== run 1 ==
Design CPU, start of the top module:
module CPU(input clk,rst,
           output [11:0] imem_addr, input [18:0] imem_data,
           output [7:0] dmem_addr, dmem_wdata, output dmem_we, dmem_re, input [7:0] dmem_rdata);
Size in the first run: roughly 1,800 cells after synthesis, roughly 170 flip-flops, about 59 I/O pins, about 13,000 µm² of cells after synthesis.
clock: 5.54 ns
lec_check: 0
abc_area: 1
cap_margin: 10
cell_pad_in_sites_detail_placement: 0
core_aspect_ratio: 1.07
core_margin: 2
core_utilization: 72
cts_cluster_diameter: 177
cts_cluster_size: 80
hold_slack_margin: -0.08
min_routing_layer: met1
place_density_lb_addon: 0.01
setup_slack_margin: -0.23
slew_margin: 20
run.sh (not shown) runs the stock make flow with config.mk's settings and CLKGATE_MAP_FILE=.
Run 1: complete, dirty (negative setup slack)
## Diff of input files: run 2 against run 1
Settings: changing CAP_MARGIN from 10 to 20; removing SETUP_SLACK_MARGIN (formerly -0.23); removing CTS_CLUSTER_DIAMETER (formerly 177); removing PLACE_DENSITY_LB_ADDON (formerly 0.01); changing CORE_UTILIZATION from 72 to 40; removing CELL_PAD_IN_SITES_DETAIL_PLACEMENT (formerly 0); removing MIN_ROUTING_LAYER (formerly met1); removing CORE_ASPECT_RATIO (formerly 1.07); removing ABC_AREA (formerly 1); removing HOLD_SLACK_MARGIN (formerly -0.08); removing CTS_CLUSTER_SIZE (formerly 80); changing the clock period (ns, I/O delays scaled along) from 5.54 to 7.5.
Results
Run 2: full flow OK, the timing, DRC and antenna checks passed. Taking run 1 as the reference, in run 2 post-synthesis share of cell area spent on and-or and or-and gates rose 1.3 points, final instance area rose 1.3%, worst hold slack about even, post-place instance area rose about 3.5%. Looking at master of the slowest instance on the critical path, the sky130_fd_sc_hd__or4_4 result is from run 2; the sky130_fd_sc_hd__o21ai_4 one comes from run 1. Run 2 ended up with AND-OR/OR-AND gates as its main logic family after synthesis; run 1 ended up with simple AND/OR/NAND/NOR gates. When the final numbers for run 2 and run 1 were put side by side, the number of setup buffers added after CTS turned out to be smaller in run 2. In run 2, the met3 track demand over resource came out 9.1 points below the value in run 1. Depth of the worst register-to-register path in run 2 is 4 below run 1.
The inputs of run 3 differ from those of run 2 as listed below.
Settings: CORE_UTILIZATION now 57, was 40; CTS_CLUSTER_SIZE now 99, previously not set; the clock period (ns, I/O delays scaled along) now 3.67, was 7.5.
==> results <==
Run 2 fits on a die that is larger than the die of run 3.
| detailed-placement wirelength estimate | run 3 vs run 2 | about 10% higher |
Run 2 → run 3: worst path arrival time decreased by 0.85 ns relative to the old numbers; setup slack dropped 2.22 ns.
Taking run 2 as 1.0, run 3 lands at 2.5 on maximum resistive drop on vdd.
Run 3 vs run 2: number of well taps down
Run 3: flow complete, layout not clean; failing: negative setup slack
Lower global-route usage goes to run 2 over run 3.
In the tables for run 2 and run 3, routed via count reads lower with run 2.
The following lists how run 4 was set up differently from run 3:
Settings: a change of CORE_UTILIZATION from 57 to 40; a deleted CTS_CLUSTER_SIZE that had been 99; an added SETUP_SLACK_MARGIN of 0.98; a change of the clock period (ns, I/O delays scaled along) from 3.67 to 3.56.
## What came out
Although run 4 finished all stages, its layout failed final checks on negative setup slack.
In run 4 relative to run 3, clock power had gone down by a few percent.
Summary of the comparison: actual slew at the worst max-slew pin is higher in run 4, relative to run 3.
[run 4 vs run 3] number of standard cells in the final layout excluding fillers: higher in run 4
Run 4 ended with less post-place setup slack than run 3.
The lower worst hold slack came out of run 4.
First-pass GRT wire length of run 4 falls short of that of run 3 by a few percent.
Number of endpoints failing setup at the final stage was higher in the run labelled run 4.
Run 4 vs run 3 on largest net degree at the start of global routing: run 4 is the lower one.
Comparing run 3 and run 4, the higher post-route setup TNS is on run 3.
Input changes introduced in run 5 (baseline for comparison: run 4):
Settings: an added GPL_ROUTABILITY_DRIVEN of 0; an added MAX_ROUTING_LAYER of met4; a deleted SETUP_SLACK_MARGIN that had been 0.98; a change of the clock period (ns, I/O delays scaled along) from 3.56 to 5.93.
==> comparison <==
| run 5 | all stages done | FAIL | negative setup slack |. NOTE total design power run 4->run 5 decreased by more than a quarter. Run 5 reports a lower average routed wire per standard cell than run 4 does. Changes observed in run 5 relative to run 4: non-clock buffer total of the final layout lower, setup slack of the critical path after layout higher, clock group power lower, final cell count lower, adder and majority cell fraction of the synthesized area roughly the same. Run 5 does better than run 4 on first-pass GRT wire length. Comparing run 4 and run 5, the lower part of the cycle the worst path needs was measured on run 5. Clock buffer and inverter area fraction after layout: lower on run 4.
Edits applied to the flow inputs when going from run 5 to run 6:
Settings: clearing GPL_ROUTABILITY_DRIVEN, which used to be 0; clearing MAX_ROUTING_LAYER, which used to be met4; swapping 5.93 for 7.36 in the clock period (ns, I/O delays scaled along).
[summary]
Run 6 | stages: all done | timing, DRC, antenna: all pass
Run 6: portion of the layout cell area used by clock cells is 0.27 points higher than what run 5 reported.
The routed wire length of run 5 and that of run 6 are within noise of each other.
Looking at overall via count from detail_route, run 6 sits 267 lower than run 5 does.
For met2 track utilization from global routing, run 5 and run 6 come out practically identical.
Worst slack on hold paths: run 6 < run 5
First-pass GRT wire length is lower on run 6
[run 6 vs run 5] non-clock buffer count: lower in run 6
In run 6 the average wire per standard cell turned out 0.59 µm higher than in run 5.

* * *

## v42
Starting RTL as in the previous note.
clock: 7.09 ns
lec_check: 0
cap_margin: 0
cell_pad_in_sites_detail_placement: 1
core_aspect_ratio: 0.8
core_margin: 2
core_utilization: 64
cts_cluster_size: 99
max_routing_layer: met4
place_density_lb_addon: 0.04
slew_margin: 40
tns_end_percent: 25
Status: v42 FAILED at 3_5_place_dp (tool error)
What v6 does differently from v42 at the input level:
- PLACE_DENSITY_LB_ADDON no longer set, was 0.04
- CAP_MARGIN now 20, was 0
- CORE_ASPECT_RATIO no longer set, was 0.8
- SETUP_SLACK_MARGIN now 0.98, previously not set
- SLEW_MARGIN now 20, was 40
- MAX_ROUTING_LAYER no longer set, was met4
- CORE_UTILIZATION now 57, was 64
- CTS_CLUSTER_SIZE no longer set, was 99
- TNS_END_PERCENT no longer set, was 25
- CELL_PAD_IN_SITES_DETAIL_PLACEMENT no longer set, was 1
- the clock period (ns, I/O delays scaled along) now 3.56, was 7.09
Notes after the runs:
Between v42 and v6, the row count is higher for v6.
Re async set or reset register ratio after synthesis: no difference whatsoever between v6 and v42.
The synthesized cell count on v6 is in line with that on v42.
Between v42 and v6, the difference in number of I/O pins is negligible.
None of the runs v42 and v6 ends with a clean layout.
v42 is listed as incomplete: the tool reported an error in 3_5_place_dp and the run ended there.
On die width: between v42 and v6, it ends up lower for v6.
Here is what was changed in the inputs of v19 compared with v6.
- SETUP_SLACK_MARGIN: 0.98 -> unset
- CTS_CLUSTER_DIAMETER: unset -> 371
- ABC_AREA: unset -> 1
- CTS_CLUSTER_SIZE: unset -> 99
- the clock period (ns, I/O delays scaled along): 3.56 -> 2.81
==> comparison <==
Status v19: flow complete, layout not clean - setup timing
Beginning of the critical path: imem_data[12] -> v6, imem_data[17] -> v19
When v19 is set beside v6, its effective utilization at floorplan turns out to be 0.57 points smaller.
v19: vias per cell 0.56 below v6
Global routing met2 resource utilization: v19 > v6
Compare v19 and v6 | maximum number of pins on one net before global-route repair higher: v6
A main combinational cell family by area after synthesis of simple AND/OR/NAND/NOR gates is what v19 shows, while AND-OR/OR-AND gates belongs to v6.
Area of all placed cells without fillers went down by a few percent going from v6 to v19.
Relative to v19, the following input files were edited for v4:
- SETUP_SLACK_MARGIN: unset -> 1.61
- ABC_AREA: 1 -> unset
- CTS_CLUSTER_SIZE: 99 -> unset
- CTS_CLUSTER_DIAMETER: 371 -> unset
- CORE_UTILIZATION: 57 -> 61
- the clock period (ns, I/O delays scaled along): 2.81 -> 5.6
## What came out
Max worst hold slack across v19 and v4: v4. Re half-perimeter wire length of the detailed placement result: v4 is 4900 um down on v19. v4: all stages done; final checks FAILED (setup timing). Taking v19 as the reference, in v4 floorplan row count has decreased; sequential share of layout area has increased; combinational cell fraction of total power has increased; routed wire length has decreased.
Power figures rest on the tool's default switching activity, not on a simulated workload.
